==> flow/design.v (excerpt) <==
module top(
    input wire clk,
    input wire reset,
    input wire [7:0] next_in,
    output wire [7:0] f
    );
For scale: roughly 1300 cells after synthesis.
clock: 6.27 ns
lec_check: 0
cap_margin: 30
cell_pad_in_sites_global_placement: 1
core_aspect_ratio: 0.92
core_margin: 2
core_utilization: 72
cts_cluster_diameter: 54
cts_cluster_size: 61
place_density_lb_addon: 0.03
setup_slack_margin: 1.86
slew_margin: 20
tns_end_percent: 40
run.sh (not shown) runs the stock make flow with config.mk's settings and CLKGATE_MAP_FILE=.
The first run stopped in 3_1_place_gp_skip_io (FLW-0024).
Next try:
Settings changed: CAP_MARGIN 30 to 20, CELL_PAD_IN_SITES_GLOBAL_PLACEMENT 1 to not set, CORE_ASPECT_RATIO 0.92 to not set, CORE_UTILIZATION 72 to 40, CTS_CLUSTER_DIAMETER 54 to not set, CTS_CLUSTER_SIZE 61 to not set, PLACE_DENSITY_LB_ADDON 0.03 to not set, SETUP_SLACK_MARGIN 1.86 to not set, TNS_END_PERCENT 40 to not set.
Clock period 6.27 ns to 12.0 ns, I/O delays scaled along.
Outcome:
- This time the run ran to the end with no violations
- area after synthesis stays the same
- die area is higher by 77%
- synthesized cell count does not change
Next try:
Settings changed: CELL_PAD_IN_SITES_DETAIL_PLACEMENT set to 1, CELL_PAD_IN_SITES_GLOBAL_PLACEMENT set to 2, CORE_ASPECT_RATIO set to 0.5, CORE_MARGIN 2 to 7, CORE_UTILIZATION 40 to 33, CTS_CLUSTER_DIAMETER set to 392, CTS_CLUSTER_SIZE set to 98, PLACE_DENSITY_LB_ADDON set to 0.11, TNS_END_PERCENT set to 15.
Result: Worst setup slack is worse by 0.19 ns. Flip-flop count stays the same. Critical path depth does not change. Wire length climbs by 19%. Final area climbs by 2.1%. Worst hold slack is better by 0.0044 ns. Non-clock buffer count climbs by 20. Power drops by 3.9%. Clock-buffer cell count stays the same. Via count climbs by 0.73%. Cell count climbs by 6.5%.
Next try:
Settings changed: CELL_PAD_IN_SITES_DETAIL_PLACEMENT 1 to not set, CELL_PAD_IN_SITES_GLOBAL_PLACEMENT 2 to not set, CORE_ASPECT_RATIO 0.5 to not set, CORE_MARGIN 7 to 2, CORE_UTILIZATION 33 to 65, CTS_CLUSTER_DIAMETER 392 to not set, CTS_CLUSTER_SIZE 98 to not set, PLACE_DENSITY set to 0.36, PLACE_DENSITY_LB_ADDON 0.11 to not set, TNS_END_PERCENT 15 to not set.
Clock period 12.0 ns to 11.3 ns, I/O delays scaled along.
Routed wire length decreases by about a fifth. Via count increases slightly. Fmax increases by a few percent. Final cell count decreases by about a fifth.

Setup of trial 42:
Starting RTL as in the previous note.
make LEC_CHECK=0 ABC_AREA=1 CAP_MARGIN=20 CORE_MARGIN=2 CORE_UTILIZATION=72 CTS_CLUSTER_DIAMETER=400 CTS_CLUSTER_SIZE=95 PLACE_DENSITY=0.36 SLEW_MARGIN=20 finish   # period 7.55 ns
Trial 42 never completed; the flow aborted with a tool error in 5_1_grt.
[inputs] build 76 vs trial 42
- swapping 95 for 15 in CTS_CLUSTER_SIZE
- swapping 0.36 for 0.84 in PLACE_DENSITY
- clearing CTS_CLUSTER_DIAMETER, which used to be 400
- swapping 7.55 for 8.6 in the clock period (ns, I/O delays scaled along)
### Flow results
To summarise build 76: no stage aborted, but the layout did not pass its checks, failing on setup timing.
Build 76 against trial 42; area of placed instances is down by a little under 10%.
Between trial 42 and build 76, post-CTS setup repair buffer count is higher for trial 42, build 76 comes in under that.
Taking trial 42 as the reference, in build 76 area share of and/or/nand/nor cells after synthesis has remained practically unchanged; final weighted congestion in routability-driven placement went down about 4.3%.
Trial 42 → build 76: number of input and output port buffers inserted roughly the same, HPWL after detailed placement fell about 0.35%.

Starting RTL as in the previous note.
export LEC_CHECK = 0
export CAP_MARGIN = 20
export CORE_MARGIN = 2
export CORE_UTILIZATION = 70
export SETUP_SLACK_MARGIN = -0.36
export SLEW_MARGIN = 20
create_clock -name core_clock -period 5.28 [get_ports {clk}]
The baseline died in global routing with GRT-0232.
Rerun with:
--- a/flow/config.mk
+++ b/flow/config.mk
@@ -10,2 +10,2 @@
-export CORE_UTILIZATION = 70
-export SETUP_SLACK_MARGIN = -0.36
+export CORE_UTILIZATION = 72
+export PLACE_DENSITY = 0.66
==> flow/constraint.sdc (replaced) <==
create_clock -name core_clock -period 10.4 [get_ports {clk}]
set_input_delay 2.0800 -clock core_clock [delete_from_list [all_inputs] [get_ports {clk}]]
set_output_delay 2.0800 -clock core_clock [all_outputs]
set_load 0.01 [all_outputs]
The new run completed, yet does not pass: negative setup slack.
Die size is lower by a few percent.
Synthesized cell count is unchanged.
Area after synthesis does not change.
Rerun with:
--- a/flow/config.mk
+++ b/flow/config.mk
@@ -11 +11 @@
-export PLACE_DENSITY = 0.66
+export SETUP_SLACK_MARGIN = -0.41
==> flow/constraint.sdc (replaced) <==
create_clock -name core_clock -period 5.33 [get_ports {clk}]
set_input_delay 1.0660 -clock core_clock [delete_from_list [all_inputs] [get_ports {clk}]]
set_output_delay 1.0660 -clock core_clock [all_outputs]
set_load 0.01 [all_outputs]
The changed run aborted during global routing.
Die area is unchanged.
Synthesized cell count does not change.
Area after synthesis does not change.
Rerun with:
--- a/flow/config.mk
+++ b/flow/config.mk
@@ -7,0 +8 @@
+export ABC_AREA = 1
@@ -11 +11,0 @@
-export SETUP_SLACK_MARGIN = -0.41
==> flow/constraint.sdc (replaced) <==
create_clock -name core_clock -period 13.2 [get_ports {clk}]
set_input_delay 2.6400 -clock core_clock [delete_from_list [all_inputs] [get_ports {clk}]]
set_output_delay 2.6400 -clock core_clock [all_outputs]
set_load 0.01 [all_outputs]
With this change the flow ran to the end with no violations; area after synthesis barely changes; die size hardly moves; synthesized cell count grows by 29%.
Rerun with:
--- a/flow/config.mk
+++ b/flow/config.mk
@@ -11,0 +12,2 @@
+export CTS_CLUSTER_SIZE = 15
+export PLACE_DENSITY = 0.66
==> flow/constraint.sdc (replaced) <==
create_clock -name core_clock -period 9.09 [get_ports {clk}]
set_input_delay 1.8180 -clock core_clock [delete_from_list [all_inputs] [get_ports {clk}]]
set_output_delay 1.8180 -clock core_clock [all_outputs]
set_load 0.01 [all_outputs]
After rerunning: The new run passed the timing, design-rule and antenna checks. Total power rose by 49%. Synthesized area stays the same. Final cell count went up by 1.9%. Register-to-register slack got worse by 2900 ps. Via count went up by 5.1%. Final area climbs by 5.4%. Clock power came out higher by 50%. Global-route usage came out higher by 2.0 points. Wire length rose by 9.1%. Setup slack is worse by 2900 ps. Sequential power grows by 46%.
Rerun with:
--- a/flow/config.mk
+++ b/flow/config.mk
@@ -8 +7,0 @@
-export ABC_AREA = 1
@@ -11,3 +10 @@
-export CORE_UTILIZATION = 72
-export CTS_CLUSTER_SIZE = 15
-export PLACE_DENSITY = 0.66
+export CORE_UTILIZATION = 40
==> flow/constraint.sdc (replaced) <==
create_clock -name core_clock -period 11.6 [get_ports {clk}]
set_input_delay 2.3200 -clock core_clock [delete_from_list [all_inputs] [get_ports {clk}]]
set_output_delay 2.3200 -clock core_clock [all_outputs]
set_load 0.01 [all_outputs]
The new run went through all stages and came out clean.
Register-to-register slack hardly moves.
First-iteration DRC count goes down by 24%.
Cell count goes down by 12%.
Power goes down by 25%.
Utilization goes down by 38 points.
Non-clock buffer count goes up by 5.
Final area goes down by 1.2%.
Worst setup slack improves by 13 ps.
Die size goes up by 77%.

## run 1
top again, from the RTL that the note above started with.
export LEC_CHECK = 0
export ABC_AREA = 1
export CAP_MARGIN = 20
export CELL_PAD_IN_SITES_GLOBAL_PLACEMENT = 0
export CORE_MARGIN = 2
export CORE_UTILIZATION = 72
export CTS_CLUSTER_DIAMETER = 133
export CTS_CLUSTER_SIZE = 49
export PLACE_DENSITY_LB_ADDON = 0.2
export SLEW_MARGIN = 20
export TNS_END_PERCENT = 5
create_clock -name core_clock -period 7.86 [get_ports {clk}]
5_1_grt: run 1 exited with error
diff inputs: run 1 => run 2
Settings: CTS_CLUSTER_SIZE: 49 -> unset; CORE_UTILIZATION: 72 -> 58; CTS_CLUSTER_DIAMETER: 133 -> unset; TNS_END_PERCENT: 5 -> unset; ABC_AREA: 1 -> unset; PLACE_DENSITY_LB_ADDON: 0.2 -> unset; CELL_PAD_IN_SITES_GLOBAL_PLACEMENT: 0 -> unset; the clock period (ns, I/O delays scaled along): 7.86 -> 6.43.
Results
Layout checks on run 2: not met. Flow itself completed; violations: setup timing.
Area fraction in full adders, half adders and majority gates: run 1 vs run 2 — no meaningful difference
Run 2 — placed wire-length estimate after detailed placement about 9% lower, run 1 as reference
What run 2 reported for post-synthesis cell count has to be multiplied by 1.3 to get the figure for run 1.
Taking run 1 as the reference, in run 2 post-synthesis instance area about even, number of buffers inserted by post-CTS setup repair shrank by 11, total die area moved up, Yosys chip area has remained practically unchanged.
Against run 1, run 2 reports a worst slack at placement that is lower.
#### Input delta (run 3 over run 2)
Settings: CTS_CLUSTER_SIZE: unset -> 99; ABC_AREA: unset -> 1; CORE_UTILIZATION: 58 -> 66.
## What came out
Seen in the log of run 3: GRT-0232 during 5_1_grt, after which the run never completed. In run 3, the number of placed instances, taps included came out about 20% above the value in run 2. Delta (run 3 minus run 2): floorplan die height went down 6.0%, xor/xnor share of the synthesized area went down 6.6 points, count of cell types in the netlist went down 53.

Starting RTL as in the previous note.
make LEC_CHECK=0 ABC_AREA=1 CAP_MARGIN=20 CORE_MARGIN=2 CORE_UTILIZATION=72 PLACE_DENSITY_LB_ADDON=0.02 SLEW_MARGIN=20 TNS_END_PERCENT=10 finish   # period 7.55 ns
The starting point aborted during global routing (5_1_grt), error GRT-0116.
Edit:
--- a/flow/config.mk
+++ b/flow/config.mk
@@ -8 +7,0 @@
-export ABC_AREA = 1
@@ -11,2 +10 @@
-export CORE_UTILIZATION = 72
-export PLACE_DENSITY_LB_ADDON = 0.02
+export CORE_UTILIZATION = 40
@@ -14 +11,0 @@
-export TNS_END_PERCENT = 10
==> flow/constraint.sdc (replaced) <==
create_clock -name core_clock -period 10.7 [get_ports {clk}]
set_input_delay 2.1400 -clock core_clock [delete_from_list [all_inputs] [get_ports {clk}]]
set_output_delay 2.1400 -clock core_clock [all_outputs]
set_load 0.01 [all_outputs]
After rerunning: With this change the flow completed with no timing, DRC or antenna violations. Synthesized area hardly moves. Die area rises by 77%. Synthesized cell count falls by 22%.
Edit:
--- a/flow/config.mk
+++ b/flow/config.mk
@@ -7,0 +8 @@
+export ABC_AREA = 1
@@ -10 +11,2 @@
-export CORE_UTILIZATION = 40
+export CORE_UTILIZATION = 62
+export SETUP_SLACK_MARGIN = 0.91
==> flow/constraint.sdc (replaced) <==
create_clock -name core_clock -period 6.43 [get_ports {clk}]
set_input_delay 1.2860 -clock core_clock [delete_from_list [all_inputs] [get_ports {clk}]]
set_output_delay 1.2860 -clock core_clock [all_outputs]
set_load 0.01 [all_outputs]
Now the flow finished but fails on setup timing.
Wire length rose by a quarter to a third.
Sequential share of layout area shrinks by 4.0 points.
Global-route usage went up by 17 points.
Register-to-register slack is worse by 2.4 ns.
Design area grows by about a fifth.
Edit:
--- a/flow/config.mk
+++ b/flow/config.mk
@@ -11,2 +11,2 @@
-export CORE_UTILIZATION = 62
-export SETUP_SLACK_MARGIN = 0.91
+export CORE_UTILIZATION = 40
+export CTS_CLUSTER_DIAMETER = 86
==> flow/constraint.sdc (replaced) <==
create_clock -name core_clock -period 13.6 [get_ports {clk}]
set_input_delay 2.7200 -clock core_clock [delete_from_list [all_inputs] [get_ports {clk}]]
set_output_delay 2.7200 -clock core_clock [all_outputs]
set_load 0.01 [all_outputs]
Effect:
- This time the run finished with timing, DRC and antenna clean
- utilization fell by 43 points
- worst setup slack is better by 5.9 ns
- sequential share of layout area grows by 6.3 points
- clock-buffer cell count rises by 7
- hold slack is worse by 0.0033 ns
- wire length fell by about a fifth
- cell area went down by about a fifth
- via count goes down by about a fifth
- non-clock buffer count fell by 301
- register-to-register slack improves by 5.9 ns
Edit:
--- a/flow/config.mk
+++ b/flow/config.mk
@@ -8 +7,0 @@
-export ABC_AREA = 1
@@ -11,2 +10,2 @@
-export CORE_UTILIZATION = 40
-export CTS_CLUSTER_DIAMETER = 86
+export CORE_UTILIZATION = 72
+export SETUP_SLACK_MARGIN = -0.29
==> flow/constraint.sdc (replaced) <==
create_clock -name core_clock -period 5.35 [get_ports {clk}]
set_input_delay 1.0700 -clock core_clock [delete_from_list [all_inputs] [get_ports {clk}]]
set_output_delay 1.0700 -clock core_clock [all_outputs]
set_load 0.01 [all_outputs]
Effect:
- With this change the flow stopped in global routing (5_1_grt)
- synthesized area is about the same
- synthesized cell count fell by 22%
- die size fell by 44%
Edit:
--- a/flow/config.mk
+++ b/flow/config.mk
@@ -7,0 +8 @@
+export ABC_AREA = 1
@@ -11 +12,2 @@
-export SETUP_SLACK_MARGIN = -0.29
+export PLACE_DENSITY_LB_ADDON = 0.01
+export SETUP_SLACK_MARGIN = 0.11
==> flow/constraint.sdc (replaced) <==
create_clock -name core_clock -period 9.06 [get_ports {clk}]
set_input_delay 1.8120 -clock core_clock [delete_from_list [all_inputs] [get_ports {clk}]]
set_output_delay 1.8120 -clock core_clock [all_outputs]
set_load 0.01 [all_outputs]
=>
- This time the run ran to the end with no violations
- die area barely changes
- area after synthesis barely changes
- synthesized cell count went up by 29%
No activity file was given, so power comes from the tool's default toggle rates.
